==> design.v <==
`timescale 1ns / 1ps
module awstm(
        pps,
        tevt,
        evt,
        rst_n,
        clk
    );
    input pps;
    input [31:0] tevt;
    output [31:0] evt;
    input rst_n;
    input clk;
    reg r_pps, r_awspps;
    reg [26:0] r_tcyc;       
    reg [26:0] r_td;         
    reg [30:0] r_awstm;      
    reg [30:0] r_tmev_next;  
    reg [31:0] r_set_tmev;  
    reg [10:0] r_tcor;       
    reg [10:0] r_tcor_max;   
    reg r_pps_lock;          
    wire evt_pps;            
    parameter [26:0] p_cyc_per_sec  = 27'd9_999;   
    parameter [26:0] p_pps_to       = 27'd14_999;  
    parameter [30:0] p_awstm_max    = 31'd99_999;   
    assign evt = r_set_tmev;
    assign evt_pps = pps & ~r_pps;
    wire [26:0] td_abs;
    wire [25:0] tmp1_td_abs;
    wire [25:0] tmp2_td_abs;
    wire [10:0] tmp_tcor_max;
    assign td_abs = (r_td[26] ? (~r_td + 17'd1): r_td);
    genvar i;
    assign tmp1_td_abs[25] = td_abs[25];  
    generate 
        for(i = 24; i >= 0; i=i-1) begin :g_tmp1_td_abs
            assign tmp1_td_abs[i] = td_abs[i+1] | td_abs[i];  
        end 
    endgenerate
    assign tmp2_td_abs[25] = tmp1_td_abs[25];
    generate
        for(i = 24; i >= 0; i=i-1) begin: g_tmp2_td_abs
            assign tmp2_td_abs[i] = tmp1_td_abs[i+1] ^ tmp1_td_abs[i];
        end
    endgenerate
    assign tmp_tcor_max[2:0] = 3'b000;
    generate 
        for(i = 0; i < 7; i=i+1) begin: g_tmp_tcor_max
            assign tmp_tcor_max[i+3] = tmp2_td_abs[25-i]; 
        end
    endgenerate
    assign tmp_tcor_max[10] = (tmp1_td_abs[20] & !tmp2_td_abs[20] ? 1'b0 : 1'b1); 
    always @(posedge clk or negedge rst_n) begin
        if(rst_n == 1'b0) begin
            r_pps <= 1'b0;
            r_awspps <= 1'b0;
            r_pps_lock <= 1'b0;
            r_tcyc <= 27'd0;
            r_td <= 27'd0;
            r_tcor <= 11'd0;
            r_tcor_max <= 11'd1024;
            r_awstm <= 31'd0;
            r_tmev_next <= 31'd0;
            r_set_tmev <= 32'd0;
        end else begin
            r_pps <= pps;
            r_tcyc <= r_tcyc + 1;
            r_tcor_max <= tmp_tcor_max;
            if(r_tcor >= r_tcor_max) begin
                r_tcor <= 10'd0;
            end else begin
                r_tcor <= r_tcor + 1;
            end
            if(r_tcyc == p_cyc_per_sec) begin
                r_awspps <= 1'b1;
            end else begin
                r_awspps <= 1'b0;
            end
            if(evt_pps) begin
                r_pps_lock <= 1'b1;
                r_tcyc <= 27'd0;
                r_td <= r_td + p_cyc_per_sec + ~r_tcyc + 27'd1;
            end else begin
                if(r_tcyc == p_pps_to) begin  
                    r_pps_lock <= 1'b0;
                    r_tcyc <= (p_pps_to - p_cyc_per_sec);     
                end                
            end
            if(r_awstm >= p_awstm_max) begin
                r_awstm <= 31'd0;
            end else begin
                if(r_tcor == r_tcor_max) begin
                    if(r_td[26]) begin  
                        r_awstm <= r_awstm;
                        r_td <= r_td + 27'd1;
                    end else begin  
                        r_awstm <= r_awstm + 31'd2;
                        r_td <= r_td - 27'd1;
                    end
                end else begin
                    r_awstm <= r_awstm + 31'd1;
                end
            end
            if(r_tmev_next == r_awstm || (r_tmev_next + 31'd1) == r_awstm) begin
                r_set_tmev <= {r_pps_lock, r_awstm};
                r_tmev_next <= r_tmev_next + tevt;
            end
            if(r_tmev_next > p_awstm_max) begin
                r_tmev_next <= r_tmev_next + ~p_awstm_max + 31'd1;
            end             
        end
    end
endmodule
==> run.sh <==
#!/bin/bash
# the make line also repeats each setting of config.mk as NAME=value (left out here)
make -C /OpenROAD-flow-scripts/flow DESIGN_CONFIG=/design/flow/config.mk WORK_HOME=/design/flow/orfs CLKGATE_MAP_FILE= finish
==> config.mk <==
export PLATFORM = sky130hd
export DESIGN_NAME = awstm
export DESIGN_NICKNAME = awstm
export VERILOG_FILES = /design/flow/design.v
export SDC_FILE = /design/flow/constraint.sdc
export NUM_CORES = 4
export LEC_CHECK = 0
export ABC_AREA = 0
export CAP_MARGIN = 20
export CELL_PAD_IN_SITES_DETAIL_PLACEMENT = 2
export CELL_PAD_IN_SITES_GLOBAL_PLACEMENT = 2
export CORE_ASPECT_RATIO = 1.42
export CORE_MARGIN = 7
export CORE_UTILIZATION = 42
export CTS_CLUSTER_SIZE = 11
export GPL_ROUTABILITY_DRIVEN = 0
export GPL_TIMING_DRIVEN = 0
export HOLD_SLACK_MARGIN = 0.19
export MAX_ROUTING_LAYER = met4
export MIN_ROUTING_LAYER = met1
export PLACE_DENSITY_LB_ADDON = 0.06
export SETUP_SLACK_MARGIN = 0.23
export SLEW_MARGIN = 10
export TNS_END_PERCENT = 85
==> constraint.sdc <==
create_clock -name core_clock -period 2.52 [get_ports {clk}]
set_input_delay 0.5040 -clock core_clock [delete_from_list [all_inputs] [get_ports {clk}]]
set_output_delay 0.5040 -clock core_clock [all_outputs]
set_load 0.01 [all_outputs]
==> results of run 1 <==
==> per-stage QoR <==
stage / instances / area [µm²] / setup WS (ps) / hold slack [ps]
after floorplan: 1600 / 14100 / -651 / 208
after global placement: 2065 / 15300 / -7110 / 466
after detailed placement: 2066 / 15300 / -1510 / 492
==> impl_metrics.py, run 1 <==
# Metrics from the implementation run
metrics = {
    "placed_design": {
        "port_buffers": 65,
        "dp_hpwl_mm": 40.1,
    },
    "floorplan": {
        "rows": 78,
        "die-area_um2": 38000,
        "io_pins": 67,
        "fp_util": 0.429,
        "fp.coreArea_um2": 32000,
        "die_y_um": 229,
        "die_w_um": 166,
    },
    "synthesis": {
        "syn_inst": 1587,
        "synth.most_common_cell": "dfrtp_1",
        "xor_share": 0.117,
        "ys_seq_share": 0.308,
        "ys_chip_area_um2": 13700,
        "topCombFamilyByArea": "simple AND/OR/NAND/NOR gates",
        "ys_cells": 1587,
        "async_flop_share": 1.00,
        "syn_area_um2": 13700,
        "synth_top_cell_by_area": "dfrtp_1",
        "ys_sh_mux": 0.0343,
        "synth_warnings": 1,
        "yosysTopAreaCellShare": 0.306,
        "yosysUniqueCellTypes": 80,
        "fa_ha_area_frac": 0.115,
        "topCellsByArea": "dfrtp_1 (31%), ha_1 (11%), xnor2_1 (6.6%), xor2_1 (5.2%), a21oi_1 (4.3%)",
        "ys_ff": 169,
        "yosys.area_share.simple": 0.193,
        "synth.avg_cell_area_um2": 8.65,
        "common_cells": "dfrtp_1 (168), nor2_1 (142), ha_1 (121)",
        "ff_type": "dfrtp_1",
        "synthAoiAreaFrac": 0.185,
        "edf_count": 0,
    },
    "status": {
        "outcome": "aborted with a tool error",
        "error_line": "[ERROR DPL-0033] detailed placement checks failed during check placement.",
        "lastStage": "clock tree synthesis (4_1_cts)",
    },
}
==> inputs of run 2 (changes only) <==
- ABC_AREA: 0 -> default
- CELL_PAD_IN_SITES_DETAIL_PLACEMENT: 2 -> default
- CELL_PAD_IN_SITES_GLOBAL_PLACEMENT: 2 -> default
- CORE_ASPECT_RATIO: 1.42 -> default
- CORE_MARGIN: 7 -> 2
- CORE_UTILIZATION: 42 -> 44
- CTS_CLUSTER_SIZE: 11 -> default
- GPL_ROUTABILITY_DRIVEN: 0 -> default
- GPL_TIMING_DRIVEN: 0 -> default
- HOLD_SLACK_MARGIN: 0.19 -> default
- MAX_ROUTING_LAYER: met4 -> default
- MIN_ROUTING_LAYER: met1 -> default
- PLACE_DENSITY: default -> 0.6
- PLACE_DENSITY_LB_ADDON: 0.06 -> default
- SETUP_SLACK_MARGIN: 0.23 -> default
- SLEW_MARGIN: 10 -> 20
- TNS_END_PERCENT: 85 -> default
- clock period: 2.52 -> 3.7 ns (I/O delays scaled with it)
==> impl_metrics.py, run 2 <==
# Flow results
metrics = {
    "synthesis": {
        "synth_warnings": 1,
        "ys_ff": 169,
        "synth_top_cell_by_area": "dfrtp_1",
        "topCellsByArea": "dfrtp_1 (31%), ha_1 (11%), xnor2_1 (6.6%), xor2_1 (5.2%), a21oi_1 (4.3%)",
        "yosys.area_share.simple": 0.193,
        "synth.most_common_cell": "dfrtp_1",
        "ys_cells": 1587,
        "ff_type": "dfrtp_1",
        "ys_sh_mux": 0.0343,
        "topCombFamilyByArea": "simple AND/OR/NAND/NOR gates",
        "synthAoiAreaFrac": 0.185,
        "yosysUniqueCellTypes": 80,
        "syn_inst": 1587,
        "fa_ha_area_frac": 0.115,
        "async_flop_share": 1.00,
        "ys_seq_share": 0.308,
        "edf_count": 0,
        "ys_chip_area_um2": 13700,
        "xor_share": 0.117,
        "yosysTopAreaCellShare": 0.306,
        "synth.avg_cell_area_um2": 8.65,
        "common_cells": "dfrtp_1 (168), nor2_1 (142), ha_1 (121)",
        "syn_area_um2": 13700,
    },
    "placed_design": {
        "port_buffers": 65,
        "dp_hpwl_mm": 27.0,
        "preCtsSetupSlack_ps": -306,
        "post_dp_cell_area_um2": 15100,
        "gp_congestion": 0.904,
    },
    "routing": {
        "antenna_cells": 0,
        "postRouteAntennaNets": 0,
        "viasPerCell": 5.69,
        "routed_wl_mm": 35.5,
        "drt_iter0_drc": 853,
        "first_pass_iters": 5,
        "drc_errors": 0,
        "vias": 11900,
        "drt-wirelength-per-cell_um": 17.0,
    },
    "layout": {
        "fin_util": 0.512,
        "syn_to_final_growth_pct": 14.5,
        "fillers": 2938,
        "fin_area_um2": 15700,
        "fin_nets": 1838,
    },
    "setup_path": {
        "critPathArrivalTime_ps": 3840,
        "cp_num_buf_inv": 1,
        "cpMostUsedCell": "a2111oi_0",
        "crit_path_end": "r_td[25]$_DFF_PN0_",
        "cp_cell_sequence": "inv_1, ha_1, a2111oi_0, o21a_1, o311ai_1, a211oi_1, o21ai_1, a21o_1, a2111oi_0, a41o_1, a221oi_1",
        "reg2reg_to": "r_td[25]$_DFF_PN0_",
        "rr_worst_depth": 11,
        "ff2ff_setup_slack_ps": 160,
        "end_kind": "flop",
        "critical_path_depth": 11,
        "rr_startpoint": "r_td[26]$_DFF_PN0_",
        "crit_fanout": 4,
        "critPathMaxStageDelay_ps": 570,
        "critPathKind": "flop to flop",
        "start_kind": "flop",
        "worst_setup_path_startpoint": "r_td[26]$_DFF_PN0_",
        "crit_family": "AND-OR/OR-AND gates",
        "crit_slowest_cell": "a2111oi_0",
        "required_ps": 4000,
    },
    "final_timing": {
        "drv_slew": 0,
        "fin_ws_ps": 161,
        "relSlewSlack": 0.514,
        "tightestPinTransition_ps": 727,
        "finClkSkew_ps": 18.0,
        "finalSetupViolCount": 0,
        "fin_tns_setup_ps": 0,
        "fmax_ghz": 0.283,
        "fin_crit_sh": 0.957,
        "rsz0062_at_grt": "no",
        "hold_viol_final": 0,
        "period_needed_ps": 3540,
    },
    "global_routing": {
        "grt_pass1_wl_mm": 59.2,
        "grt_pass1_vias": 11400,
        "grt_remaining_overflow": 0,
        "antenna_found_initial": 0,
        "grt.total_usage": 0.219,
        "grt_start_max_net_pins": 73,
    },
    "floorplan": {
        "die_y_um": 181,
        "fp.coreArea_um2": 30700,
        "fp_util": 0.447,
        "die_w_um": 181,
        "die-area_um2": 32600,
        "io_pins": 67,
        "rows": 64,
    },
    "clock_network": {
        "cts_buffers": 17,
        "hold_buffers": 0,
        "cts_max_level": 4,
        "cts_num_sinks": 169,
        "clkTransAtPathRegs_ps": 80,
        "cts_root_buf": "clkbuf_16",
        "clkLatencyLatePin_ps": 450,
        "max-clock-path-buffers": 2,
        "tritoncts": "yes",
    },
    "pwr": {
        "power-top-group": "combinational logic",
        "vdd_drop_max_uv": 663,
        "powerClk_uw": 1740,
        "leakagePower_uw": 0.00677,
        "powerDensity_nw_per_um2": 789,
        "power_switching_uw": 5790,
        "p_clk_frac": 0.140,
        "power_frac_comb": 0.635,
        "seq_power_share": 0.225,
        "internal_power_uw": 6610,
        "p_comb_uw": 7870,
        "p_seq_uw": 2790,
        "p_sw_frac": 0.467,
    },
    "flow_run": {
        "warnings": 28,
        "cap_violations": 0,
    },
    "hold_path": {
        "hold_class": "input pin to async pin",
    },
    "status": {
        "outcome": "finished clean",
    },
}
-- run 2: timing repair --
item | CTS | global route
gates resized | 0 | 4
endpoints found under the setup margin | 0 | 2
buffers inserted | 0 | 0
-- run 2: final cells by class --
| type | instances | area, µm² | area share |
|---|---|---|---|
| Multi-Input combinational cell | 1281 | 8950 | 0.570 |
| Sequential cell | 169 | 4230 | 0.269 |
| Clock inverter | 14 | 111 | 0.00709 |
| Inverter | 78 | 293 | 0.0186 |
| Timing Repair Buffer | 132 | 1190 | 0.0759 |
| Tap cell | 396 | 495 | 0.0315 |
| Clock buffer | 18 | 439 | 0.0280 |
-- run 2: per-layer routing --
| metal | track usage | share of wire |
|---|---|---|
| met5 | 0 | 0 |
| met4 | 0.0400 | 0.011 |
| met3 | 0.0255 | 0.033 |
| met2 | 0.363 | 0.46 |
| met1 | 0.311 | 0.50 |
-- run 2: per-stage QoR --
step	hold slack [ps]	std cells	total power (µW)
detailed placement	469	2056	10600
finish	309	2088	12400
global route	392	2088	13600
CTS	360	2088	12400
global placement	456	2056	10500
floorplan	440	1600	8720
==> inputs of run 3 (changes only) <==
- CORE_UTILIZATION: 44 -> 72
- CTS_CLUSTER_SIZE: default -> 37
- PLACE_DENSITY: 0.6 -> default
- PLACE_DENSITY_LB_ADDON: default -> 0.2
- clock period: 3.7 -> 5.86 ns (I/O delays scaled with it)
==> impl_metrics.py, run 3 <==
# Flow results
metrics = {
    "status": {
        "outcome": "finished clean",
    },
    "synthesis": {
        "fa_ha_area_frac": 0.115,
        "yosysTopAreaCellShare": 0.306,
        "synthAoiAreaFrac": 0.185,
        "common_cells": "dfrtp_1 (168), nor2_1 (142), ha_1 (121)",
        "synth.most_common_cell": "dfrtp_1",
        "async_flop_share": 1.00,
        "synth.avg_cell_area_um2": 8.65,
        "syn_inst": 1587,
        "xor_share": 0.117,
        "syn_area_um2": 13700,
        "ff_type": "dfrtp_1",
        "synth_warnings": 1,
        "ys_seq_share": 0.308,
        "yosys.area_share.simple": 0.193,
        "topCombFamilyByArea": "simple AND/OR/NAND/NOR gates",
        "yosysUniqueCellTypes": 80,
        "ys_sh_mux": 0.0343,
        "ys_ff": 169,
        "ys_chip_area_um2": 13700,
        "ys_cells": 1587,
        "topCellsByArea": "dfrtp_1 (31%), ha_1 (11%), xnor2_1 (6.6%), xor2_1 (5.2%), a21oi_1 (4.3%)",
        "synth_top_cell_by_area": "dfrtp_1",
        "edf_count": 0,
    },
    "pwr": {
        "p_comb_uw": 4630,
        "power-top-group": "combinational logic",
        "vdd_drop_max_uv": 427,
        "powerDensity_nw_per_um2": 515,
        "power_switching_uw": 3630,
        "internal_power_uw": 4140,
        "leakagePower_uw": 0.00652,
        "powerClk_uw": 1220,
        "p_sw_frac": 0.467,
        "p_seq_uw": 1920,
        "seq_power_share": 0.247,
        "power_frac_comb": 0.596,
        "p_clk_frac": 0.157,
    },
    "routing": {
        "vias": 12200,
        "drc_errors": 0,
        "postRouteAntennaNets": 0,
        "drt_iter0_drc": 899,
        "drt-wirelength-per-cell_um": 18.6,
        "antenna_cells": 0,
        "viasPerCell": 6.51,
        "first_pass_iters": 6,
        "routed_wl_mm": 34.8,
    },
    "final_timing": {
        "fin_crit_sh": 0.721,
        "rsz0062_at_grt": "no",
        "tightestPinTransition_ps": 721,
        "fin_tns_setup_ps": 0,
        "period_needed_ps": 4230,
        "drv_slew": 0,
        "finClkSkew_ps": 16.3,
        "hold_slack_ps": 490,
        "relSlewSlack": 0.507,
        "fmax_ghz": 0.237,
        "finalSetupViolCount": 0,
        "hold_viol_final": 0,
    },
    "clock_network": {
        "cts_max_level": 4,
        "cts_num_sinks": 169,
        "clkLatencyLatePin_ps": 440,
        "cts_root_buf": "clkbuf_16",
        "clkTransAtPathRegs_ps": 70,
        "max-clock-path-buffers": 2,
        "postCtsResizedCells": 0,
        "cts_buffers": 17,
        "hold_buffers": 0,
        "postCtsSetupBuffers": 0,
        "tritoncts": "yes",
    },
    "setup_path": {
        "cpMostUsedCell": "nor3_1",
        "crit_path_end": "r_tmev_next[30]$_DFFE_PN0P_",
        "start_kind": "input pin",
        "crit_family": "AND-OR/OR-AND gates",
        "critPathKind": "input pin to flop",
        "reg2reg_to": "r_tmev_next[4]$_DFFE_PN0P_",
        "critPathMaxStageDelay_ps": 720,
        "cp_cell_sequence": "clkdlybuf4s50_1, ha_1, a2111oi_0, a211oi_1, nor3_1, o31a_1, o211ai_1, nor2_1, nor3_1, a311oi_1, o21ai_1",
        "crit_fanout": 8,
        "end_kind": "flop",
        "rr_startpoint": "r_tmev_next[0]$_DFFE_PN0P_",
        "cp_num_buf_inv": 1,
        "crit_slowest_cell": "a2111oi_0",
        "required_ps": 6150,
        "rr_worst_depth": 11,
        "critPathArrivalTime_ps": 4510,
        "critical_path_depth": 11,
        "ff2ff_setup_slack_ps": 1930,
        "worst_setup_path_startpoint": "tevt[5]",
    },
    "hold_path": {
        "hold_depth": 2,
        "hold_class": "flop to flop",
        "hold_path_startpoint": "r_pps_lock$_DFFE_PN0P_",
        "holdPathEnd": "r_pps_lock$_DFFE_PN0P_",
    },
    "placed_design": {
        "post_dp_cell_area_um2": 14500,
        "port_buffers": 65,
        "gp_congestion": 0.953,
        "dp_hpwl_mm": 25.2,
    },
    "floorplan": {
        "fp.coreArea_um2": 18700,
        "die_w_um": 142,
        "io_pins": 67,
        "rows": 50,
        "die_y_um": 142,
        "die-area_um2": 20200,
        "fp_util": 0.734,
    },
    "global_routing": {
        "grt_start_max_net_pins": 84,
        "grt_pass1_vias": 11900,
        "grt_remaining_overflow": 0,
        "antenna_found_initial": 0,
        "grt.total_usage": 0.350,
        "grt_pass1_wl_mm": 57.1,
    },
    "flow_run": {
        "warnings": 28,
        "cap_violations": 0,
    },
    "layout": {
        "fin_area_um2": 15100,
        "syn_to_final_growth_pct": 9.94,
        "fin_util": 0.807,
        "fin_nets": 1781,
    },
}
[run 3: stage by stage]
stage,setup slack [ps],total power (µW),instances
2_1_floorplan,2250,5510,1600
3_3_place_gp,1450,6270,1837
3_5_place_dp,1330,6410,1837
4_1_cts,1720,7670,1868
5_1_grt,1500,8400,1868
6_report,1630,7760,1868
[run 3: cell type report]
type,instances,area (µm²)
inverter,78,293
clock inverter,13,176
sequential,169,4230
fill,1272,3620
tap,234,293
clock buffer,18,439
timing repair buffer,75,727
multi-input combinational,1281,8930
[run 3: layer usage]
metal | wire [µm] | share of wire | track usage
met1 | 14400 | 0.41 | 0.433
met5 | 0 | 0 | 0
met4 | 1390 | 0.040 | 0.157
met2 | 17300 | 0.50 | 0.607
met3 | 1810 | 0.052 | 0.0525
==> inputs of run 4 (changes only) <==
- ABC_AREA: default -> 1
- CORE_ASPECT_RATIO: default -> 0.94
- CTS_CLUSTER_DIAMETER: default -> 235
- CTS_CLUSTER_SIZE: 37 -> 85
- SETUP_SLACK_MARGIN: default -> 1.35
- clock period: 5.86 -> 4.86 ns (I/O delays scaled with it)
==> impl_metrics.py, run 4 <==
# Flow results
metrics = {
    "final_timing": {
        "drv_slew": 0,
        "tightestPinTransition_ps": 902,
        "fin_crit_sh": 0.693,
        "hold_viol_final": 0,
        "rsz0062_at_grt": "yes",
        "finalSetupViolCount": 0,
        "finClkSkew_ps": 18.6,
        "relSlewSlack": 0.399,
        "period_needed_ps": 3370,
        "fin_tns_setup_ps": 0,
        "fmax_ghz": 0.297,
    },
    "pwr": {
        "powerDensity_nw_per_um2": 461,
        "p_sw_frac": 0.498,
        "total_power_uw": 7790,
        "internal_power_uw": 3910,
        "power_frac_comb": 0.583,
        "leakagePower_uw": 0.00857,
        "p_seq_uw": 1850,
        "power-top-group": "combinational logic",
        "p_comb_uw": 4540,
        "seq_power_share": 0.238,
        "powerClk_uw": 1400,
        "p_clk_frac": 0.180,
        "power_switching_uw": 3880,
        "vdd_drop_max_uv": 590,
    },
    "synthesis": {
        "topCombFamilyByArea": "simple AND/OR/NAND/NOR gates",
        "ys_seq_share": 0.274,
        "synth.avg_cell_area_um2": 6.50,
        "yosys.area_share.simple": 0.341,
        "ys_sh_mux": 0,
        "edf_count": 0,
        "synth_top_cell_by_area": "dfrtp_1",
        "yosysUniqueCellTypes": 45,
        "synthAoiAreaFrac": 0.130,
        "yosysTopAreaCellShare": 0.272,
        "synth.most_common_cell": "nand2_1",
        "common_cells": "nand2_1 (639), inv_1 (309), nor2_1 (264)",
        "syn_area_um2": 15400,
        "ff_type": "dfrtp_1",
        "async_flop_share": 1.00,
        "synth_warnings": 1,
        "topCellsByArea": "dfrtp_1 (27%), nand2_1 (16%), ha_1 (9.8%), inv_1 (7.5%), nor2_1 (6.4%)",
        "ys_cells": 2376,
        "ys_ff": 169,
        "syn_inst": 2376,
        "ys_chip_area_um2": 15400,
        "fa_ha_area_frac": 0.102,
        "xor_share": 0.0579,
    },
    "clock_network": {
        "cts_max_level": 4,
        "max-clock-path-buffers": 2,
        "cts_root_buf": "clkbuf_16",
        "clkLatencyLatePin_ps": 450,
        "hold_buffers": 0,
        "tritoncts": "yes",
        "cts_buffers": 17,
        "clkTransAtPathRegs_ps": 80,
        "cts_num_sinks": 169,
    },
    "setup_path": {
        "ff2ff_setup_slack_ps": 1490,
        "cp_cell_sequence": "ha_1, nand3_2, nor3_1, nand3_1, nand2_2, clkinvlp_4, nand2_1, o21ai_0, nand2_1, inv_1",
        "critical_path_depth": 10,
        "critPathArrivalTime_ps": 3720,
        "critPathMaxStageDelay_ps": 590,
        "crit_path_end": "r_tmev_next[30]$_DFFE_PN0P_",
        "cpMostUsedCell": "nand2_1",
        "crit_slowest_cell": "dfrtp_1",
        "crit_family": "simple AND/OR/NAND/NOR gates",
        "end_kind": "flop",
        "rr_worst_depth": 10,
        "cp_num_buf_inv": 2,
        "critPathKind": "flop to flop",
        "required_ps": 5210,
        "crit_fanout": 24,
        "rr_startpoint": "r_tmev_next[1]$_DFFE_PN0P_",
        "worst_setup_path_startpoint": "r_tmev_next[1]$_DFFE_PN0P_",
        "reg2reg_to": "r_tmev_next[30]$_DFFE_PN0P_",
        "start_kind": "flop",
    },
    "routing": {
        "postRouteAntennaNets": 0,
        "viasPerCell": 6.22,
        "antenna_cells": 0,
        "drc_errors": 0,
        "vias": 16800,
        "drt_iter0_drc": 1748,
        "first_pass_iters": 6,
        "drt-wirelength-per-cell_um": 17.4,
        "routed_wl_mm": 47.1,
    },
    "placed_design": {
        "port_buffers": 65,
        "gp_congestion": 0.979,
        "dp_hpwl_mm": 35.1,
    },
    "layout": {
        "mi_logic_area_um2": 9820,
        "fin_nets": 2583,
        "syn_to_final_growth_pct": 9.51,
        "fin_util": 0.810,
        "seq_area_um2": 4230,
        "fillers": 1509,
    },
    "floorplan": {
        "die-area_um2": 22600,
        "die_w_um": 155,
        "rows": 51,
        "die_y_um": 146,
        "fp.coreArea_um2": 20900,
        "fp_util": 0.740,
        "io_pins": 67,
    },
    "hold_path": {
        "hold_path_startpoint": "r_tcyc[0]$_DFF_PN0_",
        "holdPathEnd": "r_tcyc[0]$_DFF_PN0_",
        "hold_class": "flop to flop",
        "hold_depth": 1,
    },
    "flow_run": {
        "warnings": 29,
        "cap_violations": 0,
    },
    "global_routing": {
        "grt_remaining_overflow": 0,
        "grt_pass1_wl_mm": 76.7,
        "antenna_found_initial": 0,
        "grt.total_usage": 0.418,
        "grt_pass1_vias": 16100,
        "grt_start_max_net_pins": 94,
    },
    "status": {
        "outcome": "finished clean",
    },
}
run 4: area by class of cell:
class / count / share of cell area
clock buffers: 17 / 0.0252
clock inverters: 15 / 0.0104
inverters: 314 / 0.0702
multi-input cells: 1846 / 0.581
flip-flops and latches: 169 / 0.250
well taps: 265 / 0.0196
repair buffers: 75 / 0.0430
repair inverters: 1 / 0.000444
run 4: metal layers:
layer	vias to the layer above	global-route usage	wire, µm
li1	7876	-	-
met1	7652	0.509	17800
met2	1025	0.704	22000
met3	264	0.0649	4150
met4	0	0.238	3180
met5	-	0	0
run 4: repair_timing:
item,in CTS,in global routing
buffers inserted,0,1
gates resized,2,8
endpoints found under the setup margin,7,69
gates cloned,0,1
run 4: through the flow:
stage	instances	area [µm²]	setup slack, ps	hold slack [ps]
finish	2702	16900	1490	506
global route	2702	16900	1330	529
CTS	2700	16900	1410	500
detailed placement	2668	16300	853	489
global placement	2668	16300	971	468
floorplan	2389	15500	1830	442
==> inputs of run 5 (changes only) <==
- ABC_AREA: 1 -> default
- CORE_ASPECT_RATIO: 0.94 -> default
- CORE_UTILIZATION: 72 -> 69
- CTS_CLUSTER_DIAMETER: 235 -> 30
- CTS_CLUSTER_SIZE: 85 -> default
- PLACE_DENSITY: default -> 0.6
- PLACE_DENSITY_LB_ADDON: 0.2 -> default
- SETUP_SLACK_MARGIN: 1.35 -> default
- clock period: 4.86 -> 3.51 ns (I/O delays scaled with it)
==> impl_metrics.py, run 5 <==
# Flow results
metrics = {
    "setup_path": {
        "critPathArrivalTime_ps": 3710,
        "rr_worst_depth": 11,
        "reg2reg_to": "r_tmev_next[29]$_DFFE_PN0P_",
        "crit_slowest_cell": "dfrtp_1",
        "worst_setup_path_startpoint": "r_tmev_next[8]$_DFFE_PN0P_",
        "crit_path_end": "r_tmev_next[29]$_DFFE_PN0P_",
        "rr_startpoint": "r_tmev_next[8]$_DFFE_PN0P_",
        "end_kind": "flop",
        "required_ps": 3860,
        "crit_fanout": 9,
        "crit_family": "simple AND/OR/NAND/NOR gates",
        "critical_path_depth": 11,
        "cpMostUsedCell": "buf_4",
        "start_kind": "flop",
        "critPathKind": "flop to flop",
        "cp_cell_sequence": "nand4_1, nor4_4, buf_4, nand2_1, xor2_1, o31a_1, o31ai_1, a41oi_4, nand2b_1, buf_4, o221ai_2",
        "cp_num_buf_inv": 2,
        "ff2ff_setup_slack_ps": 150,
        "critPathMaxStageDelay_ps": 560,
    },
    "layout": {
        "syn_to_final_growth_pct": 15.2,
        "mi_logic_area_um2": 8980,
        "fin_nets": 1856,
        "fin_area_um2": 15800,
        "fin_cells": 1975,
        "fillers": 1338,
        "seq_area_um2": 4230,
    },
    "global_routing": {
        "grt_remaining_overflow": 0,
        "grt_start_max_net_pins": 73,
        "grt.total_usage": 0.350,
        "grt_pass1_vias": 12500,
        "antenna_found_initial": 0,
        "grt_pass1_wl_mm": 60.5,
    },
    "synthesis": {
        "synth_warnings": 1,
        "yosys.area_share.simple": 0.193,
        "ys_cells": 1587,
        "synth.avg_cell_area_um2": 8.65,
        "synth_top_cell_by_area": "dfrtp_1",
        "yosysTopAreaCellShare": 0.306,
        "topCombFamilyByArea": "simple AND/OR/NAND/NOR gates",
        "fa_ha_area_frac": 0.115,
        "topCellsByArea": "dfrtp_1 (31%), ha_1 (11%), xnor2_1 (6.6%), xor2_1 (5.2%), a21oi_1 (4.3%)",
        "syn_inst": 1587,
        "ys_sh_mux": 0.0343,
        "ys_ff": 169,
        "synth.most_common_cell": "dfrtp_1",
        "xor_share": 0.117,
        "synthAoiAreaFrac": 0.185,
        "edf_count": 0,
        "common_cells": "dfrtp_1 (168), nor2_1 (142), ha_1 (121)",
        "ys_seq_share": 0.308,
        "async_flop_share": 1.00,
        "ys_chip_area_um2": 13700,
        "yosysUniqueCellTypes": 80,
        "ff_type": "dfrtp_1",
        "syn_area_um2": 13700,
    },
    "floorplan": {
        "die-area_um2": 21000,
        "die_y_um": 145,
        "io_pins": 67,
        "rows": 51,
        "fp.coreArea_um2": 19500,
        "fp_util": 0.705,
        "die_w_um": 145,
    },
    "final_timing": {
        "drv_slew": 0,
        "fin_tns_setup_ps": 0,
        "finalSetupViolCount": 0,
        "period_needed_ps": 3360,
        "finClkSkew_ps": 14.0,
        "fmax_ghz": 0.298,
        "rsz0062_at_grt": "no",
        "fin_crit_sh": 0.957,
        "hold_viol_final": 0,
        "tightestPinTransition_ps": 740,
        "fin_ws_ps": 149,
        "relSlewSlack": 0.505,
    },
    "clock_network": {
        "clkTransAtPathRegs_ps": 70,
        "hold_buffers": 0,
        "cts_num_sinks": 169,
        "cts_buffers": 17,
        "cts_root_buf": "clkbuf_16",
        "clkLatencyLatePin_ps": 440,
        "tritoncts": "yes",
        "max-clock-path-buffers": 2,
        "cts_max_level": 4,
    },
    "routing": {
        "drc_errors": 0,
        "postRouteAntennaNets": 0,
        "first_pass_iters": 5,
        "viasPerCell": 6.34,
        "routed_wl_mm": 36.5,
        "vias": 12500,
        "antenna_cells": 0,
        "drt_iter0_drc": 912,
        "drt-wirelength-per-cell_um": 18.5,
    },
    "placed_design": {
        "post_dp_cell_area_um2": 15100,
        "dp_hpwl_mm": 27.5,
        "port_buffers": 65,
        "gp_congestion": 0.941,
        "dp.cells": 1941,
        "preCtsSetupSlack_ps": -330,
    },
    "pwr": {
        "powerDensity_nw_per_um2": 859,
        "power_frac_comb": 0.637,
        "p_clk_frac": 0.147,
        "total_power_uw": 13600,
        "internal_power_uw": 7280,
        "vdd_drop_max_uv": 763,
        "p_seq_uw": 2940,
        "p_comb_uw": 8650,
        "powerClk_uw": 2000,
        "p_sw_frac": 0.464,
        "seq_power_share": 0.216,
        "power-top-group": "combinational logic",
        "leakagePower_uw": 0.00690,
        "power_switching_uw": 6300,
    },
    "status": {
        "outcome": "finished clean",
    },
    "flow_run": {
        "warnings": 30,
        "cap_violations": 0,
    },
    "hold_path": {
        "hold_class": "input pin to async pin",
    },
}
run 5: layout make-up:
type | instances | area share
multi-input cells | 1281 | 0.568
flip-flops and latches | 169 | 0.268
repair buffers | 150 | 0.0850
clock buffers | 17 | 0.0269
well taps | 265 | 0.0210
inverters | 78 | 0.0188
clock inverters | 15 | 0.0132
run 5: layer usage:
layer	part of all wire	track usage
met2	0.49	0.608
met4	0.051	0.183
met3	0.045	0.0450
met1	0.41	0.425
met5	0	0
run 5: through the flow:
stage | util | hold slack, ps
2_1_floorplan | - | 406
4_1_cts | 0.809 | 291
5_1_grt | 0.813 | 329
3_3_place_gp | 0.777 | 458
3_5_place_dp | 0.777 | 474
6_report | 0.813 | 269
run 5: timing repair:
| action | CTS | global route |
|---|---|---|
| setup buffers | 0 | 2 |
| endpoints found under the setup margin | 0 | 46 |
| resized | 0 | 9 |
==> inputs of run 6 (changes only) <==
- ABC_AREA: default -> 1
- CAP_MARGIN: 20 -> 5
- CORE_UTILIZATION: 69 -> 70
- CTS_CLUSTER_DIAMETER: 30 -> 34
- CTS_CLUSTER_SIZE: default -> 72
- HOLD_SLACK_MARGIN: default -> -0.1
- PLACE_DENSITY: 0.6 -> default
- SETUP_SLACK_MARGIN: default -> 0.77
- clock period: 3.51 -> 2.86 ns (I/O delays scaled with it)
==> impl_metrics.py, run 6 <==
# Metrics from the implementation run
metrics = {
    "synthesis": {
        "common_cells": "nand2_1 (639), inv_1 (309), nor2_1 (264)",
        "topCombFamilyByArea": "simple AND/OR/NAND/NOR gates",
        "syn_inst": 2376,
        "ys_sh_mux": 0,
        "yosysUniqueCellTypes": 45,
        "fa_ha_area_frac": 0.102,
        "ff_type": "dfrtp_1",
        "syn_area_um2": 15400,
        "synth_warnings": 1,
        "ys_chip_area_um2": 15400,
        "ys_ff": 169,
        "yosysTopAreaCellShare": 0.272,
        "synth_top_cell_by_area": "dfrtp_1",
        "ys_seq_share": 0.274,
        "async_flop_share": 1.00,
        "edf_count": 0,
        "xor_share": 0.0579,
        "ys_cells": 2376,
        "synth.avg_cell_area_um2": 6.50,
        "topCellsByArea": "dfrtp_1 (27%), nand2_1 (16%), ha_1 (9.8%), inv_1 (7.5%), nor2_1 (6.4%)",
        "yosys.area_share.simple": 0.341,
        "synthAoiAreaFrac": 0.130,
        "synth.most_common_cell": "nand2_1",
    },
    "floorplan": {
        "fp.coreArea_um2": 21800,
        "fp_util": 0.710,
        "die_y_um": 153,
        "rows": 54,
        "io_pins": 67,
        "die_w_um": 153,
        "die-area_um2": 23300,
    },
    "placed_design": {
        "port_buffers": 65,
        "gp_congestion": 1.00,
        "dp_hpwl_mm": 35.2,
        "preCtsSetupSlack_ps": -53.6,
        "post_dp_cell_area_um2": 16900,
    },
    "clock_network": {
        "hold_buffers": 0,
        "cts_root_buf": "clkbuf_16",
        "cts_max_level": 4,
        "cts_num_sinks": 169,
        "max-clock-path-buffers": 2,
        "cts_buffers": 17,
    },
    "status": {
        "outcome": "aborted with a tool error",
        "lastStage": "global routing (5_1_grt)",
        "error_line": "[ERROR GRT-0116] Global routing finished with congestion. Check the congestion regions in the DRC Viewer.",
    },
    "global_routing": {
        "grt_remaining_overflow": 5,
        "grt.total_usage": 0.707,
    },
}
[run 6: stage by stage]
step,cells,TNS [ps]
floorplan,2389,0
global placement,2718,-25.5
detailed placement,2718,-84.9
CTS,2880,0
[run 6: metal layers]
metal	overflow	global-route usage
met5	0	0.188
met3	0	0.509
met2	2	0.910
met4	3	0.679
met1	0	0.718
[run 6: timing repair]
item / in CTS
cloned: 6
endpoints found under the setup margin: 129
pin swaps: 112
buffers inserted: 125
endpoints found under the hold margin: 0
resized: 354
==> inputs of run 7 (changes only) <==
- CAP_MARGIN: 5 -> 20
- CTS_CLUSTER_SIZE: 72 -> 16
- SETUP_SLACK_MARGIN: 0.77 -> 0.69
- clock period: 2.86 -> 2.75 ns (I/O delays scaled with it)
==> impl_metrics.py, run 7 <==
# Metrics from the implementation run
metrics = {
    "synthesis": {
        "edf_count": 0,
        "ys_sh_mux": 0,
        "synth_warnings": 1,
        "async_flop_share": 1.00,
        "common_cells": "nand2_1 (639), inv_1 (309), nor2_1 (264)",
        "topCellsByArea": "dfrtp_1 (27%), nand2_1 (16%), ha_1 (9.8%), inv_1 (7.5%), nor2_1 (6.4%)",
        "ys_seq_share": 0.274,
        "xor_share": 0.0579,
        "topCombFamilyByArea": "simple AND/OR/NAND/NOR gates",
        "yosys.area_share.simple": 0.341,
        "ys_cells": 2376,
        "yosysTopAreaCellShare": 0.272,
        "synthAoiAreaFrac": 0.130,
        "yosysUniqueCellTypes": 45,
        "synth.avg_cell_area_um2": 6.50,
        "syn_inst": 2376,
        "ff_type": "dfrtp_1",
        "synth.most_common_cell": "nand2_1",
        "synth_top_cell_by_area": "dfrtp_1",
        "ys_ff": 169,
        "fa_ha_area_frac": 0.102,
        "syn_area_um2": 15400,
        "ys_chip_area_um2": 15400,
    },
    "clock_network": {
        "cts_max_level": 4,
        "cts_buffers": 17,
        "hold_buffers": 0,
        "cts_root_buf": "clkbuf_16",
        "max-clock-path-buffers": 2,
        "cts_num_sinks": 169,
    },
    "floorplan": {
        "die-area_um2": 23300,
        "fp.coreArea_um2": 21800,
        "rows": 54,
        "die_y_um": 153,
        "io_pins": 67,
        "die_w_um": 153,
        "fp_util": 0.710,
    },
    "placed_design": {
        "port_buffers": 65,
        "dp.cells": 2746,
        "gp_congestion": 1.02,
        "dp_hpwl_mm": 36.3,
    },
    "status": {
        "error_line": "[ERROR GRT-0232] Routing congestion too high. Check the congestion heatmap in the GUI.",
        "outcome": "aborted with a tool error",
        "lastStage": "global routing (5_1_grt)",
    },
    "global_routing": {
        "grt_remaining_overflow": 187,
        "grt.total_usage": 0.745,
    },
}
-- run 7: through the flow --
step	TNS, ps	total power, µW	setup slack (ps)	util	area [µm²]
after CTS	0	14900	307	0.881	19200
after global placement	-412	11000	-119	0.790	17200
after detailed placement	-895	11300	-136	0.790	17200
after floorplan	0	9210	312	-	15900
-- run 7: layer usage --
metal / GRT overflow / track usage
met2: 110 / 0.948
met3: 3 / 0.542
met5: 0 / 0.145
met1: 1 / 0.741
met4: 73 / 0.780
-- run 7: timing repair --
action                                  CTS
buffers inserted                         63
gates cloned                              9
endpoints found under the setup margin  131
pin swaps                                73
gates resized                           201
==> inputs of run 8 (changes only) <==
- ABC_AREA: 1 -> default
- CORE_UTILIZATION: 70 -> 64
- CTS_CLUSTER_DIAMETER: 34 -> 334
- CTS_CLUSTER_SIZE: 16 -> 65
- HOLD_SLACK_MARGIN: -0.1 -> default
- MAX_ROUTING_LAYER: default -> met5
- MIN_ROUTING_LAYER: default -> met1
- PLACE_DENSITY: default -> 0.9
- SETUP_SLACK_MARGIN: 0.69 -> 0.51
- SLEW_MARGIN: 20 -> 0
- clock period: 2.75 -> 3.41 ns (I/O delays scaled with it)
==> impl_metrics.py, run 8 <==
# Flow results
metrics = {
    "status": {
        "outcome": "failed layout checks",
        "so_faults": "negative setup slack",
    },
    "pwr": {
        "p_clk_frac": 0.113,
        "power_switching_uw": 9140,
        "power-top-group": "combinational logic",
        "powerClk_uw": 2050,
        "vdd_drop_max_uv": 997,
        "p_comb_uw": 13000,
        "leakagePower_uw": 0.00769,
        "power_frac_comb": 0.716,
        "total_power_uw": 18200,
        "seq_power_share": 0.171,
        "p_sw_frac": 0.502,
        "powerDensity_nw_per_um2": 1000,
        "p_seq_uw": 3120,
        "internal_power_uw": 9050,
    },
    "synthesis": {
        "synth_warnings": 1,
        "synth.avg_cell_area_um2": 8.65,
        "syn_area_um2": 13700,
        "topCellsByArea": "dfrtp_1 (31%), ha_1 (11%), xnor2_1 (6.6%), xor2_1 (5.2%), a21oi_1 (4.3%)",
        "ys_seq_share": 0.308,
        "syn_inst": 1587,
        "edf_count": 0,
        "ys_ff": 169,
        "synth_top_cell_by_area": "dfrtp_1",
        "topCombFamilyByArea": "simple AND/OR/NAND/NOR gates",
        "common_cells": "dfrtp_1 (168), nor2_1 (142), ha_1 (121)",
        "ff_type": "dfrtp_1",
        "synth.most_common_cell": "dfrtp_1",
        "xor_share": 0.117,
        "fa_ha_area_frac": 0.115,
        "ys_cells": 1587,
        "yosys.area_share.simple": 0.193,
        "yosysUniqueCellTypes": 80,
        "synthAoiAreaFrac": 0.185,
        "ys_sh_mux": 0.0343,
        "async_flop_share": 1.00,
        "ys_chip_area_um2": 13700,
        "yosysTopAreaCellShare": 0.306,
    },
    "global_routing": {
        "grt_remaining_overflow": 0,
        "grt_pass1_wl_mm": 72.3,
        "grt_start_max_net_pins": 67,
        "grt.total_usage": 0.411,
        "grt_pass1_vias": 13800,
        "antenna_found_initial": 2,
    },
    "floorplan": {
        "rows": 53,
        "io_pins": 67,
        "die-area_um2": 22600,
        "fp.coreArea_um2": 21000,
        "fp_util": 0.653,
        "die_y_um": 150,
        "die_w_um": 150,
    },
    "layout": {
        "seq_area_um2": 4250,
        "fin_cells": 2080,
        "mi_logic_area_um2": 10300,
        "syn_to_final_growth_pct": 32.1,
        "fillers": 901,
        "fin_nets": 1950,
        "fin_area_um2": 18100,
    },
    "routing": {
        "drt-wirelength-per-cell_um": 26.9,
        "drc_errors": 0,
        "drt_iter0_drc": 2404,
        "postRouteAntennaNets": 0,
        "routed_wl_mm": 56.0,
        "vias": 15400,
        "viasPerCell": 7.40,
        "first_pass_iters": 10,
    },
    "final_timing": {
        "hold_viol_final": 0,
        "fin_tns_setup_ps": -1100,
        "relSlewSlack": 0.309,
        "finClkSkew_ps": 19.2,
        "drv_slew": 0,
        "hold_slack_ps": 202,
        "fin_crit_sh": 1.09,
        "fin_ws_ps": -298,
        "rsz0062_at_grt": "yes",
        "period_needed_ps": 3710,
        "tightestPinTransition_ps": 1030,
        "fmax_ghz": 0.270,
        "finalSetupViolCount": 16,
    },
    "setup_path": {
        "worst_setup_path_startpoint": "r_tmev_next[16]$_DFFE_PN0P_",
        "critical_path_depth": 13,
        "required_ps": 3750,
        "ff2ff_setup_slack_ps": -300,
        "crit_path_end": "r_tmev_next[2]$_DFFE_PN0P_",
        "rr_worst_depth": 13,
        "cpMostUsedCell": "buf_12",
        "cp_cell_sequence": "buf_4, and4_1, nand2_1, nor3_1, nand3_1, a2111oi_4, a41oi_4, buf_12, buf_6, buf_12, nor2_1, a211oi_2, a21oi_4",
        "critPathArrivalTime_ps": 4050,
        "cp_num_buf_inv": 4,
        "crit_family": "simple AND/OR/NAND/NOR gates",
        "start_kind": "flop",
        "critPathKind": "flop to flop",
        "rr_startpoint": "r_tmev_next[16]$_DFFE_PN0P_",
        "end_kind": "flop",
        "crit_slowest_cell": "dfrtp_1",
        "critPathMaxStageDelay_ps": 610,
        "reg2reg_to": "r_tmev_next[2]$_DFFE_PN0P_",
        "crit_fanout": 8,
    },
    "flow_run": {
        "warnings": 31,
        "cap_violations": 0,
    },
    "clock_network": {
        "cts_root_buf": "clkbuf_16",
        "max-clock-path-buffers": 2,
        "cts_num_sinks": 169,
        "cts_buffers": 17,
        "cts_max_level": 4,
        "hold_buffers": 0,
        "clkTransAtPathRegs_ps": 80,
        "tritoncts": "yes",
        "clkLatencyLatePin_ps": 480,
    },
    "placed_design": {
        "dp.cells": 1950,
        "post_dp_cell_area_um2": 15200,
        "dp_hpwl_mm": 27.5,
        "gp_congestion": 0.981,
        "port_buffers": 65,
    },
    "hold_path": {
        "hold_class": "input pin to async pin",
    },
}
==> run 8: metrics by stage <==
stage	setup WS (ps)	util
3_5_place_dp	-284	0.724
2_1_floorplan	239	-
6_report	-298	0.862
5_1_grt	-313	0.862
3_3_place_gp	-197	0.724
4_1_cts	331	0.813
==> run 8: cell type report <==
type | instances | share of cell area
Multi-Input combinational cell | 1281 | 0.567
Sequential cell | 169 | 0.234
Timing Repair Buffer | 244 | 0.131
Clock buffer | 18 | 0.0237
Tap cell | 275 | 0.0190
Inverter | 78 | 0.0164
Clock inverter | 14 | 0.00849
Antenna cell | 1 | 0.000138
==> run 8: what timing repair did <==
action / in CTS / in global routing
gates cloned: 5 / 3
pin swaps: 61 / 67
gates resized: 145 / 136
setup endpoints to repair: 77 / 86
buffers inserted: 53 / 36
==> run 8: metal layers <==
metal	vias up	part of all wire	track usage
met5	-	0.0011	0
met4	6	0.11	0.236
li1	6125	-	-
met1	7046	0.32	0.485
met3	708	0.13	0.115
met2	1506	0.44	0.672
==> inputs of run 9 (changes only) <==
- ABC_AREA: default -> 1
- CELL_PAD_IN_SITES_GLOBAL_PLACEMENT: default -> 0
- CORE_ASPECT_RATIO: default -> 0.97
- CORE_UTILIZATION: 64 -> 72
- CTS_CLUSTER_DIAMETER: 334 -> 234
- CTS_CLUSTER_SIZE: 65 -> 52
- GPL_TIMING_DRIVEN: default -> 1
- MAX_ROUTING_LAYER: met5 -> default
- PLACE_DENSITY: 0.9 -> default
- SETUP_SLACK_MARGIN: 0.51 -> -0.16
- SLEW_MARGIN: 0 -> 10
- clock period: 3.41 -> 2.39 ns (I/O delays scaled with it)
==> impl_metrics.py, run 9 <==
# Metrics from the implementation run
metrics = {
    "synthesis": {
        "async_flop_share": 1.00,
        "ys_cells": 2376,
        "yosysTopAreaCellShare": 0.272,
        "ys_chip_area_um2": 15400,
        "ys_sh_mux": 0,
        "ys_seq_share": 0.274,
        "syn_area_um2": 15400,
        "fa_ha_area_frac": 0.102,
        "edf_count": 0,
        "topCellsByArea": "dfrtp_1 (27%), nand2_1 (16%), ha_1 (9.8%), inv_1 (7.5%), nor2_1 (6.4%)",
        "xor_share": 0.0579,
        "ys_ff": 169,
        "synth_top_cell_by_area": "dfrtp_1",
        "synth.avg_cell_area_um2": 6.50,
        "topCombFamilyByArea": "simple AND/OR/NAND/NOR gates",
        "yosys.area_share.simple": 0.341,
        "synthAoiAreaFrac": 0.130,
        "common_cells": "nand2_1 (639), inv_1 (309), nor2_1 (264)",
        "syn_inst": 2376,
        "synth_warnings": 1,
        "synth.most_common_cell": "nand2_1",
        "ff_type": "dfrtp_1",
        "yosysUniqueCellTypes": 45,
    },
    "clock_network": {
        "cts_root_buf": "clkbuf_16",
        "cts_max_level": 4,
        "cts_num_sinks": 169,
        "max-clock-path-buffers": 2,
        "cts_buffers": 17,
    },
    "status": {
        "error_line": "[ERROR GRT-0232] Routing congestion too high. Check the congestion heatmap in the GUI.",
        "outcome": "aborted with a tool error",
        "lastStage": "global routing (5_1_grt)",
    },
    "global_routing": {
        "grt.total_usage": 1.04,
        "grt_remaining_overflow": 2821,
    },
    "placed_design": {
        "gp_congestion": 1.04,
        "preCtsSetupSlack_ps": -723,
        "dp_hpwl_mm": 38.7,
        "port_buffers": 65,
    },
    "floorplan": {
        "die_y_um": 148,
        "rows": 52,
        "fp_util": 0.737,
        "io_pins": 67,
        "fp.coreArea_um2": 21000,
        "die-area_um2": 22600,
        "die_w_um": 153,
    },
}
run 9: what timing repair did:
item	in CTS
hold buffers	1
gates cloned	0
resized	35
endpoints found under the hold margin	21
buffers inserted	5
endpoints found under the setup margin	76
pin swaps	5
run 9: layer usage:
layer	GRT overflow	GRT usage
met1	13	0.894
met2	2294	1.51
met4	502	1.18
met5	1	0.242
met3	11	0.698
run 9: per-stage QoR:
stage,hold slack [ps],setup TNS [ps],instances,cell area (µm²)
after CTS,469,-8930,2956,18900
after detailed placement,368,-19090,2918,18200
after global placement,367,-13900,2918,18200
after floorplan,182,-814,2389,15500
==> inputs of run 10 (changes only) <==
- CELL_PAD_IN_SITES_GLOBAL_PLACEMENT: 0 -> 1
- CORE_ASPECT_RATIO: 0.97 -> default
- CORE_MARGIN: 2 -> 7
- CORE_UTILIZATION: 72 -> 43
- CTS_CLUSTER_DIAMETER: 234 -> 109
- CTS_CLUSTER_SIZE: 52 -> default
- GPL_TIMING_DRIVEN: 1 -> default
- MAX_ROUTING_LAYER: default -> met4
- MIN_ROUTING_LAYER: met1 -> default
- SETUP_SLACK_MARGIN: -0.16 -> default
- SLEW_MARGIN: 10 -> 35
- clock period: 2.39 -> 6.0 ns (I/O delays scaled with it)
==> impl_metrics.py, run 10 <==
# Flow results
metrics = {
    "synthesis": {
        "ys_seq_share": 0.274,
        "ys_chip_area_um2": 15400,
        "synth_warnings": 1,
        "synth.avg_cell_area_um2": 6.50,
        "syn_inst": 2376,
        "xor_share": 0.0579,
        "topCombFamilyByArea": "simple AND/OR/NAND/NOR gates",
        "ys_cells": 2376,
        "ys_sh_mux": 0,
        "ys_ff": 169,
        "yosysUniqueCellTypes": 45,
        "ff_type": "dfrtp_1",
        "yosysTopAreaCellShare": 0.272,
        "synth.most_common_cell": "nand2_1",
        "edf_count": 0,
        "yosys.area_share.simple": 0.341,
        "syn_area_um2": 15400,
        "synthAoiAreaFrac": 0.130,
        "fa_ha_area_frac": 0.102,
        "common_cells": "nand2_1 (639), inv_1 (309), nor2_1 (264)",
        "async_flop_share": 1.00,
        "topCellsByArea": "dfrtp_1 (27%), nand2_1 (16%), ha_1 (9.8%), inv_1 (7.5%), nor2_1 (6.4%)",
        "synth_top_cell_by_area": "dfrtp_1",
    },
    "status": {
        "outcome": "finished clean",
    },
    "layout": {
        "fin_nets": 2582,
        "syn_to_final_growth_pct": 11.0,
        "fillers": 3722,
        "fin_cells": 2897,
    },
    "pwr": {
        "power_switching_uw": 3010,
        "powerClk_uw": 1140,
        "p_seq_uw": 1490,
        "p_sw_frac": 0.485,
        "leakagePower_uw": 0.00857,
        "vdd_drop_max_uv": 280,
        "seq_power_share": 0.240,
        "powerDensity_nw_per_um2": 363,
        "power_frac_comb": 0.576,
        "p_comb_uw": 3580,
        "internal_power_uw": 3200,
        "p_clk_frac": 0.184,
        "power-top-group": "combinational logic",
    },
    "setup_path": {
        "cp_cell_sequence": "clkdlybuf4s50_1, ha_1, inv_1, fa_1, inv_1, nand2_1, o21ai_0, a21boi_0, o21ai_0, nand4_1, nand3_1, nand2_1, o21ai_0, nand2_1, inv_1",
        "critical_path_depth": 15,
        "cp_num_buf_inv": 4,
        "required_ps": 6390,
        "crit_slowest_cell": "o21ai_0",
        "critPathArrivalTime_ps": 4320,
        "start_kind": "input pin",
        "rr_startpoint": "r_tmev_next[0]$_DFFE_PN0P_",
        "worst_setup_path_startpoint": "tevt[0]",
        "critPathMaxStageDelay_ps": 580,
        "rr_worst_depth": 15,
        "crit_path_end": "r_tmev_next[30]$_DFFE_PN0P_",
        "ff2ff_setup_slack_ps": 2430,
        "crit_family": "AND-OR/OR-AND gates",
        "end_kind": "flop",
        "critPathKind": "input pin to flop",
        "reg2reg_to": "r_set_tmev[31]$_DFFE_PN0P_",
        "crit_fanout": 4,
    },
    "clock_network": {
        "clkTransAtPathRegs_ps": 70,
        "postCtsResizedCells": 0,
        "cts_root_buf": "clkbuf_16",
        "cts_max_level": 4,
        "max-clock-path-buffers": 2,
        "tritoncts": "yes",
        "clkLatencyLatePin_ps": 450,
        "postCtsSetupBuffers": 0,
        "cts_num_sinks": 169,
        "hold_buffers": 0,
        "cts_buffers": 17,
    },
    "floorplan": {
        "rows": 69,
        "die_w_um": 203,
        "io_pins": 67,
        "fp.coreArea_um2": 35500,
        "die_y_um": 203,
        "die-area_um2": 41400,
        "fp_util": 0.435,
    },
    "final_timing": {
        "period_needed_ps": 3930,
        "tightestPinTransition_ps": 853,
        "fin_crit_sh": 0.655,
        "fin_ws_ps": 2070,
        "drv_slew": 0,
        "finClkSkew_ps": 9.91,
        "finalSetupViolCount": 0,
        "rsz0062_at_grt": "no",
        "fin_tns_setup_ps": 0,
        "hold_viol_final": 0,
        "relSlewSlack": 0.430,
        "fmax_ghz": 0.254,
    },
    "hold_path": {
        "hold_depth": 2,
        "holdPathEnd": "r_pps_lock$_DFFE_PN0P_",
        "hold_path_startpoint": "r_pps_lock$_DFFE_PN0P_",
        "hold_class": "flop to flop",
    },
    "routing": {
        "drc_errors": 0,
        "drt_iter0_drc": 764,
        "viasPerCell": 5.21,
        "drt-wirelength-per-cell_um": 16.4,
        "first_pass_iters": 5,
        "postRouteAntennaNets": 0,
        "vias": 15100,
        "routed_wl_mm": 47.6,
        "antenna_cells": 0,
    },
    "placed_design": {
        "dp_hpwl_mm": 38.1,
        "dp.cells": 2863,
        "port_buffers": 65,
        "gp_congestion": 0.936,
        "preCtsSetupSlack_ps": 1630,
    },
    "global_routing": {
        "grt_remaining_overflow": 0,
        "antenna_found_initial": 0,
        "grt_pass1_wl_mm": 77.0,
        "grt_start_max_net_pins": 92,
        "grt.total_usage": 0.237,
        "grt_pass1_vias": 15100,
    },
    "flow_run": {
        "cap_violations": 0,
        "warnings": 30,
    },
}
run 10: stage by stage:
step | hold WS [ps] | total power, µW | util | area [µm²]
floorplan | 442 | 4160 | - | 15500
global placement | 462 | 5050 | 0.465 | 16500
detailed placement | 465 | 5080 | 0.465 | 16500
CTS | 483 | 6250 | 0.482 | 17100
global route | 500 | 6860 | 0.483 | 17100
finish | 476 | 6210 | 0.483 | 17100
run 10: per-layer routing:
metal | vias to the layer above | GRT usage | routed length [µm]
li1 | 7858 | - | -
met1 | 6925 | 0.271 | 20600
met2 | 219 | 0.424 | 24300
met3 | 93 | 0.0265 | 1070
met4 | 0 | 0.0868 | 1660
met5 | - | - | 0
run 10: layout make-up:
type,instances,area (µm²),share of cell area
Inverter,314,1180,0.0688
Multi-Input combinational cell,1846,9800,0.572
Tap cell,461,577,0.0337
Clock inverter,14,156,0.00913
Clock buffer,18,439,0.0256
Sequential cell,169,4230,0.247
Timing Repair Buffer,75,757,0.0442
==> inputs of run 11 (changes only) <==
- CELL_PAD_IN_SITES_GLOBAL_PLACEMENT: 1 -> default
- CORE_MARGIN: 7 -> 2
- CORE_UTILIZATION: 43 -> 72
- CTS_CLUSTER_DIAMETER: 109 -> default
- CTS_CLUSTER_SIZE: default -> 96
- MAX_ROUTING_LAYER: met4 -> default
- PLACE_DENSITY: default -> 0.37
- SLEW_MARGIN: 35 -> 20
- TNS_END_PERCENT: default -> 5
- clock period: 6.0 -> 2.42 ns (I/O delays scaled with it)
==> impl_metrics.py, run 11 <==
# Metrics from the implementation run
metrics = {
    "synthesis": {
        "ys_ff": 169,
        "ys_cells": 2376,
        "ys_seq_share": 0.274,
        "synth_top_cell_by_area": "dfrtp_1",
        "yosys.area_share.simple": 0.341,
        "ys_sh_mux": 0,
        "topCellsByArea": "dfrtp_1 (27%), nand2_1 (16%), ha_1 (9.8%), inv_1 (7.5%), nor2_1 (6.4%)",
        "synth.avg_cell_area_um2": 6.50,
        "xor_share": 0.0579,
        "ff_type": "dfrtp_1",
        "common_cells": "nand2_1 (639), inv_1 (309), nor2_1 (264)",
        "syn_inst": 2376,
        "edf_count": 0,
        "ys_chip_area_um2": 15400,
        "synthAoiAreaFrac": 0.130,
        "yosysTopAreaCellShare": 0.272,
        "topCombFamilyByArea": "simple AND/OR/NAND/NOR gates",
        "synth.most_common_cell": "nand2_1",
        "syn_area_um2": 15400,
        "synth_warnings": 1,
        "async_flop_share": 1.00,
        "yosysUniqueCellTypes": 45,
        "fa_ha_area_frac": 0.102,
    },
    "clock_network": {
        "cts_root_buf": "clkbuf_16",
        "cts_buffers": 17,
        "max-clock-path-buffers": 2,
        "hold_buffers": 0,
        "cts_max_level": 4,
        "cts_num_sinks": 169,
    },
    "global_routing": {
        "grt_remaining_overflow": 15,
        "grt.total_usage": 0.667,
    },
    "placed_design": {
        "port_buffers": 65,
        "preCtsSetupSlack_ps": -683,
        "dp_hpwl_mm": 37.8,
        "gp_congestion": 1.07,
        "post_dp_cell_area_um2": 18000,
    },
    "floorplan": {
        "die-area_um2": 22600,
        "io_pins": 67,
        "fp_util": 0.734,
        "die_y_um": 150,
        "die_w_um": 150,
        "rows": 53,
        "fp.coreArea_um2": 21000,
    },
    "status": {
        "error_line": "[ERROR GRT-0116] Global routing finished with congestion. Check the congestion regions in the DRC Viewer.",
        "outcome": "aborted with a tool error",
        "lastStage": "global routing (5_1_grt)",
    },
}
run 11: per-stage QoR:
| step | utilization | cells | hold WS [ps] |
|---|---|---|---|
| 2_1_floorplan | - | 2389 | 188 |
| 3_3_place_gp | 0.854 | 2888 | 461 |
| 3_5_place_dp | 0.854 | 2888 | 468 |
| 4_1_cts | 0.916 | 2948 | 27.1 |
run 11: repair_timing:
action / 4_1_cts
cloned: 4
buffers inserted: 24
pin swaps: 32
gates resized: 123
endpoints found under the hold margin: 0
setup endpoints to repair: 82
run 11: routing by layer:
metal / overflow / track usage
met5: 0 / 0.127
met4: 9 / 0.631
met3: 0 / 0.470
met2: 6 / 0.873
met1: 0 / 0.678
==> inputs of run 12 (changes only) <==
- ABC_AREA: 1 -> 0
- CELL_PAD_IN_SITES_DETAIL_PLACEMENT: default -> 2
- CELL_PAD_IN_SITES_GLOBAL_PLACEMENT: default -> 0
- CORE_ASPECT_RATIO: default -> 1.5
- CORE_UTILIZATION: 72 -> 21
- CTS_CLUSTER_SIZE: 96 -> 52
- GPL_TIMING_DRIVEN: default -> 1
- MIN_ROUTING_LAYER: default -> met1
- PLACE_DENSITY: 0.37 -> default
- PLACE_DENSITY_LB_ADDON: default -> 0.03
- SETUP_SLACK_MARGIN: default -> 0.22
- SLEW_MARGIN: 20 -> 10
- TNS_END_PERCENT: 5 -> default
- clock period: 2.42 -> 2.52 ns (I/O delays scaled with it)
==> impl_metrics.py, run 12 <==
# Flow results
metrics = {
    "status": {
        "outcome": "failed layout checks",
        "so_faults": "negative setup slack",
    },
    "floorplan": {
        "die-area_um2": 67500,
        "die_y_um": 317,
        "io_pins": 67,
        "die_w_um": 213,
        "rows": 114,
        "fp_util": 0.212,
        "fp.coreArea_um2": 64600,
    },
    "final_timing": {
        "hold_slack_ps": 503,
        "rsz0062_at_grt": "yes",
        "drv_slew": 0,
        "fmax_ghz": 0.306,
        "fin_crit_sh": 1.30,
        "hold_viol_final": 0,
        "finalSetupViolCount": 94,
        "fin_ws_ps": -749,
        "period_needed_ps": 3270,
        "tightestPinTransition_ps": 590,
        "finClkSkew_ps": 12.5,
        "relSlewSlack": 0.604,
    },
    "pwr": {
        "powerDensity_nw_per_um2": 1240,
        "power_frac_comb": 0.769,
        "internal_power_uw": 15700,
        "seq_power_share": 0.135,
        "p_clk_frac": 0.095,
        "leakagePower_uw": 0.0101,
        "total_power_uw": 28900,
        "power-top-group": "combinational logic",
        "powerClk_uw": 2760,
        "power_switching_uw": 13200,
        "p_sw_frac": 0.457,
        "p_seq_uw": 3900,
        "vdd_drop_max_uv": 847,
        "p_comb_uw": 22200,
    },
    "routing": {
        "viasPerCell": 4.67,
        "vias": 14500,
        "antenna_cells": 0,
        "drt_iter0_drc": 422,
        "postRouteAntennaNets": 0,
        "routed_wl_mm": 64.9,
        "drt-wirelength-per-cell_um": 20.9,
        "first_pass_iters": 4,
        "drc_errors": 0,
    },
    "synthesis": {
        "yosysUniqueCellTypes": 80,
        "synth.most_common_cell": "dfrtp_1",
        "yosysTopAreaCellShare": 0.306,
        "synthAoiAreaFrac": 0.185,
        "synth_warnings": 1,
        "xor_share": 0.117,
        "topCellsByArea": "dfrtp_1 (31%), ha_1 (11%), xnor2_1 (6.6%), xor2_1 (5.2%), a21oi_1 (4.3%)",
        "ys_cells": 1587,
        "common_cells": "dfrtp_1 (168), nor2_1 (142), ha_1 (121)",
        "ys_seq_share": 0.308,
        "yosys.area_share.simple": 0.193,
        "syn_inst": 1587,
        "fa_ha_area_frac": 0.115,
        "async_flop_share": 1.00,
        "ys_chip_area_um2": 13700,
        "topCombFamilyByArea": "simple AND/OR/NAND/NOR gates",
        "synth_top_cell_by_area": "dfrtp_1",
        "ff_type": "dfrtp_1",
        "ys_sh_mux": 0.0343,
        "edf_count": 0,
        "synth.avg_cell_area_um2": 8.65,
        "ys_ff": 169,
        "syn_area_um2": 13700,
    },
    "setup_path": {
        "rr_worst_depth": 15,
        "critPathMaxStageDelay_ps": 500,
        "crit_path_end": "r_tmev_next[8]$_DFFE_PN0P_",
        "required_ps": 2900,
        "ff2ff_setup_slack_ps": -750,
        "critPathArrivalTime_ps": 3650,
        "crit_slowest_cell": "nor3_1",
        "worst_setup_path_startpoint": "r_tmev_next[4]$_DFFE_PN0P_",
        "critPathKind": "flop to flop",
        "crit_fanout": 5,
        "cp_num_buf_inv": 7,
        "start_kind": "flop",
        "critical_path_depth": 15,
        "cp_cell_sequence": "buf_6, nand3_4, buf_4, nor3_1, nor4b_2, o32ai_4, nor3_2, buf_4, a41oi_4, buf_12, buf_16, nor2_4, buf_6, buf_12, a221o_1",
        "crit_family": "buffers and inverters",
        "rr_startpoint": "r_tmev_next[4]$_DFFE_PN0P_",
        "reg2reg_to": "r_tmev_next[8]$_DFFE_PN0P_",
        "end_kind": "flop",
    },
    "hold_path": {
        "hold_depth": 2,
        "holdPathEnd": "r_set_tmev[29]$_DFFE_PN0P_",
        "hold_path_startpoint": "r_set_tmev[29]$_DFFE_PN0P_",
        "hold_class": "flop to flop",
    },
    "flow_run": {
        "warnings": 31,
        "cap_violations": 0,
    },
    "placed_design": {
        "port_buffers": 65,
        "gp_congestion": 0.837,
        "preCtsSetupSlack_ps": -1030,
        "dp_hpwl_mm": 49.8,
        "post_dp_cell_area_um2": 19500,
    },
    "global_routing": {
        "antenna_found_initial": 0,
        "grt_remaining_overflow": 0,
        "grt_start_max_net_pins": 51,
        "grt_pass1_wl_mm": 97.8,
        "grt_pass1_vias": 16500,
        "grt.total_usage": 0.195,
    },
    "clock_network": {
        "cts_max_level": 4,
        "cts_root_buf": "clkbuf_16",
        "tritoncts": "yes",
        "cts_buffers": 17,
        "cts_num_sinks": 169,
        "clkTransAtPathRegs_ps": 80,
        "max-clock-path-buffers": 2,
        "clkLatencyLatePin_ps": 490,
    },
    "layout": {
        "fin_area_um2": 23300,
        "fillers": 7139,
        "syn_to_final_growth_pct": 69.6,
        "seq_area_um2": 4250,
        "fin_util": 0.360,
        "fin_nets": 2375,
        "mi_logic_area_um2": 11100,
    },
}
==> run 12: what timing repair did <==
| action | 4_1_cts | 5_1_grt |
|---|---|---|
| cloned | 9 | 2 |
| gates resized | 312 | 164 |
| pin swaps | 141 | 111 |
| setup buffers | 67 | 26 |
| endpoints found under the hold margin | 8 | 0 |
| hold buffers | 1 | 0 |
| setup endpoints to repair | 128 | 145 |
==> run 12: cell type report <==
type / instances / share of cell area
tap: 870 / 0.0468
inverter: 78 / 0.0128
multi-input combinational: 1281 / 0.476
timing repair buffer: 669 / 0.258
clock inverter: 15 / 0.00575
clock buffer: 17 / 0.0183
sequential: 169 / 0.183
==> run 12: routing by layer <==
layer / vias to the layer above / global-route usage / wire length (µm)
li1: 6927 / - / -
met1: 7328 / 0.180 / 22200
met2: 126 / 0.418 / 39300
met3: 76 / 0.0160 / 778
met4: 0 / 0.0846 / 2590
met5: - / 0 / 0
==> run 12: stage by stage <==
stage | setup TNS, ps | instances
after global placement | -61850 | 2962
after CTS | -44390 | 3071
final | -46560 | 3099
after detailed placement | -64550 | 2962
after global routing | -59590 | 3099
after floorplan | -15970 | 1600
No activity file was given, so power comes from the tool's default toggle rates.
